Design SuperBallPickupMasterRotaryChampionDeluxe5, start of the top module:
module SuperBallPickupMasterRotaryChampionDeluxe5(
	input LeftA,
	input LeftB,
	input RightA,
	input RightB,
	input LeftA2,
	input LeftB2,
	input RightA2,
	input RightB2,
	input wire clk,			 
	input wire reset,			 
	output wire [6:0] seg,	 
	output wire [3:0] an,	 
	output wire dp,			 
	output wire [2:0] red,	 
	output wire [2:0] green, 
	output wire [1:0] blue,	 
	output wire hsync,		 
	output wire vsync,			 
	output resetOut
	);
wire segclk;
wire dclk;
assign dp = 1;
wire [15:0] posx;
wire [15:0] posy;
wire [15:0] posx2;
wire [15:0] posy2;
wire moved1;
wire moved2;
RotaryEncoders #(12'd100) rot(.clk(clk),.reset(reset), .LeftA(LeftA),.LeftB(LeftB),.RightA(RightA),.RightB(RightB),.result(posx),.result2(posy),.moved(moved1));
RotaryEncoders #(12'd400) rot2(.clk(clk),.reset(reset), .LeftA(LeftA2),.LeftB(LeftB2),.RightA(RightA2),.RightB(RightB2),.result(posx2),.result2(posy2),.moved(moved2));
clockdiv U1(.clk(clk),.clr(reset),.segclk(segclk),.dclk(dclk));
  ...
Size: roughly 420 flip-flops, ~33 I/O pins, roughly 31,000 um^2 of cells after synthesis.
Settings: LEC_CHECK=0, ABC_AREA=1, CAP_MARGIN=20, CORE_MARGIN=2, CORE_UTILIZATION=72, CTS_CLUSTER_DIAMETER=376, CTS_CLUSTER_SIZE=10, PLACE_DENSITY=0.36, SETUP_SLACK_MARGIN=1.66, SLEW_MARGIN=20; clock period 5.63 ns.
run.sh (not shown) runs the stock make flow with config.mk's settings and CLKGATE_MAP_FILE=.
Change:
CTS_CLUSTER_DIAMETER = not set   (was 376)
CTS_CLUSTER_SIZE = not set   (was 10)
MAX_ROUTING_LAYER = met4   (was not set)
PLACE_DENSITY = not set   (was 0.36)
PLACE_DENSITY_LB_ADDON = 0.01   (was not set)
SETUP_SLACK_MARGIN = 1.45   (was 1.66)
After rerunning: Wire length rises slightly. Worst setup slack is better by 0.11 ns. Clock-buffer cell count is lower by 18. Global-route usage went up by 0.93 points. Total power climbs by a few percent. Area after synthesis stays the same. Maximum frequency came out higher by a few percent.
Change:
CTS_CLUSTER_SIZE = 72   (was not set)
SETUP_SLACK_MARGIN = 0.92   (was 1.45)
The changed run passed the timing, DRC and antenna checks.
Area after synthesis stays the same.
Cell area is about the same.
Combinational power is higher by about 1%.
Setup slack is worse by 0.030 ns.
Die area stays the same.
Global-route usage increases by 0.28 points.
Cell count is about the same.
Sequential power hardly moves.
Core utilization rises by 0.16 points.
Synthesized cell count is unchanged.

========
SuperBallPickupMasterRotaryChampionDeluxe5 again, from the RTL that the note above started with.
export LEC_CHECK = 0
export ABC_AREA = 1
export CAP_MARGIN = 20
export CELL_PAD_IN_SITES_GLOBAL_PLACEMENT = 1
export CORE_ASPECT_RATIO = 0.69
export CORE_MARGIN = 7
export CORE_UTILIZATION = 40
export MAX_ROUTING_LAYER = met4
export SLEW_MARGIN = 20
create_clock -name core_clock -period 20.0 [get_ports {clk}]
Change:
Settings changed: CELL_PAD_IN_SITES_GLOBAL_PLACEMENT 1 to default, CORE_ASPECT_RATIO 0.69 to default, CORE_MARGIN 7 to 2, CORE_UTILIZATION 40 to 72, SETUP_SLACK_MARGIN from default to 0.5.
Clock period 20.0 ns to 5.7 ns, I/O delays scaled along.
After rerunning: The changed run completed without violations. Die size falls by about 50%. Non-clock buffer count rises by 34. Worst setup slack degrades by 10000 ps. Final area falls by about 0.4%. Total power rises to 3.4 times its value. Clock power rises to 3.4 times its value. Final cell count falls by about 9%. Utilization rises by 36 points.
Change:
Settings changed: CTS_CLUSTER_DIAMETER from default to 376, MAX_ROUTING_LAYER met4 to default, SETUP_SLACK_MARGIN 0.5 to 0.65.
Clock period 5.7 ns to 5.63 ns, I/O delays scaled along.
The changed run completed with no timing, DRC or antenna violations.
Cell area is higher by about 0.35%.
Global-route usage is lower by 0.82 points.
Sequential cell count is unchanged.
Setup slack degrades by 75 ps.
Clock skew is higher by 10 ps.
Power is lower by about 2.5%.
Change:
Settings changed: CTS_CLUSTER_SIZE from default to 10, PLACE_DENSITY_LB_ADDON from default to 0.12, SETUP_SLACK_MARGIN 0.65 to 1.65.
After rerunning: Design area goes down by 0.95%. Final cell count hardly moves. Clock-buffer cell count went up by 16.

========
Setup of JK:
SuperBallPickupMasterRotaryChampionDeluxe5 again, from the RTL that the note above started with.
export LEC_CHECK = 0
export ABC_AREA = 0
export CAP_MARGIN = 0
export CELL_PAD_IN_SITES_DETAIL_PLACEMENT = 2
export CELL_PAD_IN_SITES_GLOBAL_PLACEMENT = 3
export CORE_ASPECT_RATIO = 0.85
export CORE_MARGIN = 5
export CORE_UTILIZATION = 65
export CTS_CLUSTER_SIZE = 36
export GPL_ROUTABILITY_DRIVEN = 1
export MIN_ROUTING_LAYER = met1
export PLACE_DENSITY_LB_ADDON = 0.12
export SETUP_SLACK_MARGIN = -0.24
export SLEW_MARGIN = 15
export TNS_END_PERCENT = 90
create_clock -name core_clock -period 6.54 [get_ports {clk}]
The flow ended early for JK: it failed with a tool error in global placement without I/O.
> inputs changed (JK -> MS)
Settings: swapping 0.85 for 1.35 in CORE_ASPECT_RATIO; swapping 0 for 20 in CAP_MARGIN; swapping 65 for 27 in CORE_UTILIZATION; swapping 1 for 0 in GPL_ROUTABILITY_DRIVEN; swapping met1 for met2 in MIN_ROUTING_LAYER; clearing CELL_PAD_IN_SITES_DETAIL_PLACEMENT, which used to be 2; swapping -0.24 for -0.6 in SETUP_SLACK_MARGIN; swapping 15 for 20 in SLEW_MARGIN; swapping 6.54 for 12.7 in the clock period (ns, I/O delays scaled along).
## What came out
Of JK and MS, just one finished clean: MS.
JK did not finish: a tool error stopped it during global placement without I/O.
Reported for MS and JK, async set or reset register ratio after synthesis turned out identical to the last digit.
In terms of count of different cell masters after synthesis, MS and JK differ only marginally.
Against JK, placeable core region in MS rose by more than 100%.
Reported for MS and JK, multiplexer fraction of the synthesized cell area turned out identical to the last digit.
NOTE: die height in MS exceeds that of JK
When the final numbers for MS and JK were put side by side, the floorplan-stage core utilization turned out to be greater in JK.
Per the comparison of MS with JK, die extent in x went up; number of placement rows went up.
Re full die area: MS and JK aren't equal, and the higher value belongs to MS.
Re synthesized cell count: no difference whatsoever between JK and MS.
What AL does differently from MS at the input level:
Settings: TNS_END_PERCENT removed (was 90); GPL_ROUTABILITY_DRIVEN removed (was 0); MIN_ROUTING_LAYER removed (was met2); CELL_PAD_IN_SITES_GLOBAL_PLACEMENT removed (was 3); SETUP_SLACK_MARGIN changed from -0.6 to 3.77; ABC_AREA removed (was 0); CORE_MARGIN changed from 5 to 2; CTS_CLUSTER_SIZE removed (was 36); PLACE_DENSITY_LB_ADDON removed (was 0.12); CORE_UTILIZATION changed from 27 to 66; CORE_ASPECT_RATIO removed (was 1.35); the clock period (ns, I/O delays scaled along) changed from 12.7 to 13.6.
Results
MS → AL: worst setup slack now sits higher; share of power burned in the clock network now smaller; well-tap cell count went down 815.
Compare AL and MS | die size lower: AL
AL finished all stages; the layout is clean.
MS has higher number of antenna diodes than AL.
The standard cells in AL occupy less silicon area than those in MS do.
Clock power, AL and MS: larger value in MS
The detailed route wirelength on metal3 number comes out lower for AL vs MS.
Setup changes, AL to TR
Settings: CORE_UTILIZATION changed from 66 to 70; ABC_AREA newly set to 1; SETUP_SLACK_MARGIN changed from 3.77 to 1.46; the clock period (ns, I/O delays scaled along) changed from 13.6 to 5.67.
Notes after the runs:
In TR, the tally of filler cells in the layout came out 84 above the value in AL.
Row count is lower on AL
Compared with AL, TR shows a higher core utilization.
Min complex-gate fraction of the synthesized area across AL and TR: TR
Taking AL as 1.0, TR lands at 2.5 on total design power.
TR vs. AL: summed area of non-filler cells in the final layout went up by about 10%.
A critical-path cell with the highest stage delay of sky130_fd_sc_hd__dfstp_2 is what AL shows, while sky130_fd_sc_hd__dfstp_4 belongs to TR.
TR against AL: number of cell instances after yosys synthesis rose by 1075, overall routing resource usage rose by 2.2 points, final-layout clock-cell area share stayed essentially flat.
Modified inputs, PW compared to TR
Settings: SETUP_SLACK_MARGIN now 1.69, was 1.46; MAX_ROUTING_LAYER now met4, previously not set; the clock period (ns, I/O delays scaled along) now 6.52, was 5.67.
==> results <==
Every run (TR and PW) finished clean.
The run showing the greater total power density per cell area is TR.
The clock slew at the register clock pins of the worst setup and hold paths of PW and that of TR are within noise of each other.
On portion of total power attributed to combinational logic, TR and PW are neck and neck.
Relative to TR, met3 wirelength from detailed routing increased by about 16% in PW.
Number of global-route vias before repair in PW is 236 above TR.
Going from TR to PW, setup slack on the worst flop-to-flop path now sits higher; utilization of the core after routing now sits higher.
Higher clock buffer instance count of the final layout among TR and PW: TR
Comparing power for TR and PW, the smaller number came from PW.
Number of buffers outside the clock class in the layout (PW over TR): decrease, 3
Across both runs, setup slack was higher for PW than for TR.

========
== north ==
SuperBallPickupMasterRotaryChampionDeluxe5 again, from the RTL that the note above started with.
==> flow/config.mk <==
export PLATFORM = sky130hd
export DESIGN_NAME = SuperBallPickupMasterRotaryChampionDeluxe5
export DESIGN_NICKNAME = SuperBallPickupMasterRotaryChampionDeluxe5
export VERILOG_FILES = /design/flow/design.v
export SDC_FILE = /design/flow/constraint.sdc
export NUM_CORES = 4
export LEC_CHECK = 0
export CAP_MARGIN = 20
export CORE_MARGIN = 2
export CORE_UTILIZATION = 71
export CTS_CLUSTER_DIAMETER = 49
export CTS_CLUSTER_SIZE = 25
export PLACE_DENSITY = 0.65
export SETUP_SLACK_MARGIN = -0.4
export SLEW_MARGIN = 20
==> flow/constraint.sdc <==
create_clock -name core_clock -period 8.69 [get_ports {clk}]
set_input_delay 1.7380 -clock core_clock [delete_from_list [all_inputs] [get_ports {clk}]]
set_output_delay 1.7380 -clock core_clock [all_outputs]
set_load 0.01 [all_outputs]
north: no failed stages, no open violations at the end
#### Input delta (south over north)
- clearing CTS_CLUSTER_SIZE, which used to be 25
- clearing SETUP_SLACK_MARGIN, which used to be -0.4
- clearing CTS_CLUSTER_DIAMETER, which used to be 49
- clearing PLACE_DENSITY, which used to be 0.65
- swapping 71 for 40 in CORE_UTILIZATION
- swapping 8.69 for 10.1 in the clock period (ns, I/O delays scaled along)
### Flow results
When the final numbers for south and north were put side by side, the sum of routed wire length over all layers turned out to be greater in north.
Power: south draws less than north
Diff north -> south: register-to-register path setup slack went up, share of total power in combinational logic -0.6 points.
Register clock-pin slew on the reported worst setup and hold paths: north vs south, no meaningful difference
Sort south and north by cell area after layout desc -> top: south
Worst max-slew margin expressed relative to the limit in south is 1.9 points lower than in north
Global-route usage in south is 14 points lower than in north
Summary: with north as the reference, routability-driven placement congestion ratio in south moved down by a little under 10%.
Edits applied to the flow inputs when going from south to east:
- changing CORE_UTILIZATION from 40 to 35
==> results <==
east completed end to end with timing, DRC and antenna clean. Delay of the slowest cell on the worst path essentially unchanged between south and east. Summary of the comparison: share of the clock period used by the worst path after layout is lower in east, relative to south. Reported combinational group power of east is on par with south. Compared with south, in east total vias in the final route comparable, number of signal-net buffers in the layout now smaller, sequential share of layout area comparable, final tally of setup violations comparable. Post-synthesis instance area: east vs south identical.
### east -> west
- putting SETUP_SLACK_MARGIN at 0.77 where nothing was set
- swapping 35 for 40 in CORE_UTILIZATION
--- outcome ---
[diff] top achievable clock speed, west relative to east: regression. No stage failed in west, and the final checks on the layout all came back clean. east went all the way through synthesis, placement and routing and the layout is clean on timing, DRC and antenna. From east to west the numbers moved as follows: routed wirelength normalized by instance count went up about 2.6%; number of tapcells lost 120; final instance area stayed essentially flat; final cell count saw a decrease.
Input-level comparison between middle and west:
- removing SETUP_SLACK_MARGIN (formerly 0.77)
- setting CELL_PAD_IN_SITES_GLOBAL_PLACEMENT to 2 for the first time
- setting CORE_ASPECT_RATIO to 0.69 for the first time
- setting MAX_ROUTING_LAYER to met4 for the first time
- changing the clock period (ns, I/O delays scaled along) from 10.1 to 20.0
==> results <==
Per the final summary, middle finished and its layout is clean on timing, DRC and antenna.
Global-route met2 utilization: middle vs west up 0.56 points
Clock power (middle / west): 0.51
middle -> west: sequential fraction of total cell area flat
The area added between synthesis and finish number comes out higher for west vs middle.
Going from west to middle, via count of the first global-routing pass has increased, final area held, wire length now larger, final-layout clock-cell area share essentially unchanged.
middle vs west on share of power burned in combinational logic: middle is the higher one.
Count of TritonRoute iterations in the first routing pass in middle vs west: down 1

========
run A:
SuperBallPickupMasterRotaryChampionDeluxe5 again, from the RTL that the note above started with.
clock: 5.73 ns
lec_check: 0
abc_area: 1
cap_margin: 20
core_aspect_ratio: 1.78
core_margin: 3
core_utilization: 40
max_routing_layer: met4
min_routing_layer: met1
slew_margin: 20
Modified inputs, run B compared to run A
diff --git a/flow/config.mk b/flow/config.mk
--- a/flow/config.mk
+++ b/flow/config.mk
@@ -8 +8 @@
-export ABC_AREA = 1
+export ABC_AREA = 0
@@ -11 +11 @@
-export CORE_MARGIN = 3
+export CORE_MARGIN = 2
@@ -12,0 +13,2 @@
+export CTS_CLUSTER_DIAMETER = 88
+export GPL_TIMING_DRIVEN = 0
@@ -15 +17,3 @@
-export SLEW_MARGIN = 20
+export PLACE_DENSITY = 0.8
+export SETUP_SLACK_MARGIN = 0.46
+export SLEW_MARGIN = 10
Findings:
- Completing all stages was not enough for run B: its layout failed the final checks because of setup timing.
- Run A → run B: wire length went down by 9.1 mm; final total negative setup slack went down by 1.29 ns; relative area change from synthesis to final layout went up by 3.9 points.

========
Starting RTL as in the previous note.
// SuperBallPickupMasterRotaryChampionDeluxe5
module SuperBallPickupMasterRotaryChampionDeluxe5(
	input LeftA,
	input LeftB,
	input RightA,
	input RightB,
	input LeftA2,
	input LeftB2,
	input RightA2,
	input RightB2,
	input wire clk,			 
	input wire reset,			 
	output wire [6:0] seg,	 
	output wire [3:0] an,	 
	output wire dp,			 
	output wire [2:0] red,	 
	output wire [2:0] green, 
	output wire [1:0] blue,	 
	output wire hsync,		 
	output wire vsync,			 
	output resetOut
	);
wire segclk;
wire dclk;
assign dp = 1;
wire [15:0] posx;
wire [15:0] posy;
wire [15:0] posx2;
wire [15:0] posy2;
wire moved1;
wire moved2;
RotaryEncoders #(12'd100) rot(.clk(clk),.reset(reset), .LeftA(LeftA),.LeftB(LeftB),.RightA(RightA),.RightB(RightB),.result(posx),.result2(posy),.moved(moved1));
RotaryEncoders #(12'd400) rot2(.clk(clk),.reset(reset), .LeftA(LeftA2),.LeftB(LeftB2),.RightA(RightA2),.RightB(RightB2),.result(posx2),.result2(posy2),.moved(moved2));
clockdiv U1(.clk(clk),.clr(reset),.segclk(segclk),.dclk(dclk));
wire [3:0] score1;
wire [3:0] score2;
vga640x480 U3(.clk(clk),.pix_en(~dclk),.moved(moved1 | moved2),.clr(reset),.hsync(hsync),.vsync(vsync), .posx(posx), .posy(posy),  .posx2(posx2), .posy2(posy2), .red(red),.green(green),.blue(blue),.score1(score1),.score2(score2));
Display outputDisp(.clk(clk),.rst(reset),.A(4'b0001),.B(score1),.C(4'b0010),.D(score2),.numOut(seg),.transistor(an));
assign resetOut = reset;
endmodule
Settings: LEC_CHECK=0, ABC_AREA=0, CAP_MARGIN=0, CELL_PAD_IN_SITES_DETAIL_PLACEMENT=2, CELL_PAD_IN_SITES_GLOBAL_PLACEMENT=0, CORE_ASPECT_RATIO=0.85, CORE_MARGIN=5, CORE_UTILIZATION=65, CTS_CLUSTER_SIZE=77, GPL_ROUTABILITY_DRIVEN=1, GPL_TIMING_DRIVEN=0, HOLD_SLACK_MARGIN=0.14, MIN_ROUTING_LAYER=met1, PLACE_DENSITY_LB_ADDON=0.12, SETUP_SLACK_MARGIN=-0.24, SLEW_MARGIN=15, TNS_END_PERCENT=65; clock period 6.54 ns.
The first run never finished: it broke off in detailed placement (3_5_place_dp) on DPL-0033.
Rerun with:
ABC_AREA = 1   (was 0)
CAP_MARGIN = 20   (was 0)
CELL_PAD_IN_SITES_DETAIL_PLACEMENT = not set   (was 2)
CORE_ASPECT_RATIO = 1.35   (was 0.85)
CORE_MARGIN = 2   (was 5)
CORE_UTILIZATION = 72   (was 65)
CTS_CLUSTER_SIZE = not set   (was 77)
GPL_ROUTABILITY_DRIVEN = not set   (was 1)
GPL_TIMING_DRIVEN = not set   (was 0)
HOLD_SLACK_MARGIN = 0.09   (was 0.14)
SETUP_SLACK_MARGIN = 1.42   (was -0.24)
SLEW_MARGIN = 20   (was 15)
TNS_END_PERCENT = not set   (was 65)
clock period = 5.63 ns   (was 6.54 ns; I/O delays follow)
=> The changed run produced a clean layout; area after synthesis climbs by a little under a tenth; synthesized cell count came out higher by a quarter to a third; die area falls by a little under a tenth.
Power and IR drop assume default switching activity.
